==> build 1: inputs <==
==> flow/design.v (excerpt) <==
module uart_edge_detection (
    input logic clk,           
    input logic rst_n,         
    input logic uart_rx,       
    output logic uart_tx,      
    output logic led_rx,       
    output logic led_tx,       
    output logic data_ready    
);
make LEC_CHECK=0 CAP_MARGIN=20 CORE_MARGIN=2 CORE_UTILIZATION=72 CTS_CLUSTER_SIZE=14 HOLD_SLACK_MARGIN=0.29 PLACE_DENSITY_LB_ADDON=0.27 SETUP_SLACK_MARGIN=0.48 SLEW_MARGIN=20 finish   # period 3.2 ns
run.sh (not shown) runs the stock make flow with config.mk's settings and CLKGATE_MAP_FILE=.
==> inputs of trial 91, as changes to build 1 <==
--- a/flow/config.mk
+++ b/flow/config.mk
@@ -8,8 +8,4 @@
 export CAP_MARGIN = 20
 export CORE_MARGIN = 2
-export CORE_UTILIZATION = 72
-export CTS_CLUSTER_SIZE = 14
-export HOLD_SLACK_MARGIN = 0.29
-export PLACE_DENSITY_LB_ADDON = 0.27
-export SETUP_SLACK_MARGIN = 0.48
+export CORE_UTILIZATION = 40
 export SLEW_MARGIN = 20
==> flow/constraint.sdc (replaced) <==
create_clock -name core_clock -period 20.0 [get_ports {clk}]
set_input_delay 4.0000 -clock core_clock [delete_from_list [all_inputs] [get_ports {clk}]]
set_output_delay 4.0000 -clock core_clock [all_outputs]
set_load 0.01 [all_outputs]
==> comparison table <==
metric	trial 91	build 1
Result of the run	no timing/DRC/antenna violations	no timing/DRC/antenna violations
Initial antenna violation count	0	3
Floorplan Core Area	0.03131 mm²	0.01724 mm²
Floorplan utilization	0.4035	0.7330
Total routed wirelength	26910 µm	35700 µm
P_clk	347 µW	2.18 mW
Area of the chip	0.03302 mm²	0.01862 mm²
Data arrival time of the critical path	5.77 ns	3.40 ns
Proportion of power drawn by combinational gates	0.047	0.049
Fraction of area in multi-input gates	0.5000	0.4826
Global-route wire length before repair	45480 µm	50750 µm
Max rail drop VDD	55.09 µV	448.6 µV
Pre-CTS worst setup slack	13.70 ns	0.1144 ns
Maximum number of pins on one net before global-route repair	74	57
Placed Instances	1595	1438
Number of tapcells	402	225
Internal power	605.7 µW	3.649 mW
Data-path buffer share of cell area in the final layout	0.005855	0.06994
Number of logged tool warnings	36	39
WHS Endpoint	uart_receiver.data_out[0]	uart_transmitter.tx
Number of global-route vias before repair	8453	9987
# clk buffers	20	18
Placement-stage cell area	0.01307 mm²	0.01320 mm²
Layout area overhead	8.239%	16.67%
Pwr Total	787.7 µW	4.946 mW
Min-Delay Path Depth	0	2

==> build 28 <==
Starting RTL as in the previous note.
Design uart_edge_detection, start of the top module:
module uart_edge_detection (
    input logic clk,           
    input logic rst_n,         
    input logic uart_rx,       
    output logic uart_tx,      
    output logic led_rx,       
    output logic led_tx,       
    output logic data_ready    
);
    parameter CLOCK_FREQ = 50000000;    
    parameter BAUD_RATE  = 115200;
    parameter BAUD_DIV   = CLOCK_FREQ / BAUD_RATE;
    parameter THRESHOLD  = 4;           
    logic [7:0] rx_data;
    logic rx_done;
    logic [7:0] processed_data;
    logic tx_start;
    logic tx_busy;
    logic [7:0] image_data [0:63];     
    logic [7:0] conv_result [0:35];    
    logic [5:0] rx_counter;            
    logic [5:0] tx_counter;            
    typedef enum logic [1:0] {IDLE, RECEIVE, PROCESS, SEND} state_t;
    state_t state, next_state;
    uart_rx #(
        .BAUD_DIV(BAUD_DIV)
    ) uart_receiver (
        .clk(clk),
        .rst_n(rst_n),
        .rx(uart_rx),
        .data_out(rx_data),
        .data_valid(rx_done)
    );
    uart_tx #(
        .BAUD_DIV(BAUD_DIV)
    ) uart_transmitter (
        .clk(clk),
        .rst_n(rst_n),
        .tx_start(tx_start),
        .data_in(processed_data),
        .tx_busy(tx_busy),
        .tx(uart_tx)
    );
    always_ff @(posedge clk or negedge rst_n) begin
        if (!rst_n)
            state <= IDLE;
        else
            state <= next_state;
    end
    always_comb begin
        case (state)
            IDLE:      next_state = (rx_done) ? RECEIVE : IDLE;
            RECEIVE:   next_state = (rx_counter == 6'd63 && rx_done) ? PROCESS : RECEIVE;
            PROCESS:   next_state = SEND;
  ...
make LEC_CHECK=0 CAP_MARGIN=20 CORE_MARGIN=2 CORE_UTILIZATION=65 CTS_CLUSTER_DIAMETER=28 CTS_CLUSTER_SIZE=72 SETUP_SLACK_MARGIN=2.35 SLEW_MARGIN=20 TNS_END_PERCENT=5 finish   # period 15.5 ns
==> build 45: changes against build 28 <==
- ABC_AREA: default -> 1
- CORE_UTILIZATION: 65 -> 72
- CTS_CLUSTER_DIAMETER: 28 -> default
- CTS_CLUSTER_SIZE: 72 -> 71
- PLACE_DENSITY_LB_ADDON: default -> 0.2
- SETUP_SLACK_MARGIN: 2.35 -> 0.48
- TNS_END_PERCENT: 5 -> default
==> flow/constraint.sdc (replaced) <==
create_clock -name core_clock -period 3.2 [get_ports {clk}]
set_input_delay 0.6400 -clock core_clock [delete_from_list [all_inputs] [get_ports {clk}]]
set_output_delay 0.6400 -clock core_clock [all_outputs]
set_load 0.01 [all_outputs]
==> results <==
Number of logic inverters in the finished layout: build 45 298; build 28 227
Resized Gates After CTS: build 45 51; build 28 0
Outcome: build 45 failed layout checks; build 28 no timing/DRC/antenna violations
Layout check failures: build 45 negative setup slack; build 28 -
Worst R2R End: build 45 conv_result[9][0]$_DFFE_PN0P_; build 28 conv_result[28][0]$_DFFE_PN0P_
Crit Path Class: build 45 flop to flop; build 28 flop to primary output
Fraction of power consumed by combinational cells: build 45 1.0%; build 28 4.9%
Placer Congestion: build 45 0.865; build 28 0.823
Setup repair after global routing missed its margin: build 45 yes; build 28 no
Routed length on met2: build 45 18.7 mm; build 28 13.2 mm
Period utilization: build 45 104%; build 28 29.6%
Chip area: build 45 18800 µm²; build 28 20600 µm²
Setup crit end kind: build 45 flop; build 28 primary output
Layout fillers: build 45 797; build 28 1426
Area share of the leading cell type in the synthesized netlist: build 45 18.9%; build 28 19.0%
Post-layout net count: build 45 1658; build 28 1447
Relative slew slack: build 45 34.4%; build 28 43.7%
Proportion of synthesized chip area in sequential cells: build 45 37.7%; build 28 38.0%
Detailed router's first-iteration violation count: build 45 1652; build 28 705
Post-detailed-route wirelength per cell: build 45 24.7 µm; build 28 18.3 µm
Top Layer Used: build 45 met5; build 28 met4
Worst hold slack across all endpoints: build 45 258 ps; build 28 461 ps
Grt met1 use: build 45 50.0%; build 28 41.3%
Area used by multi-input combinational logic: build 45 6910 µm²; build 28 6840 µm²
Worst Reg-to-Reg Cells: build 45 10; build 28 9
Power is estimated from default activity; no workload was simulated.
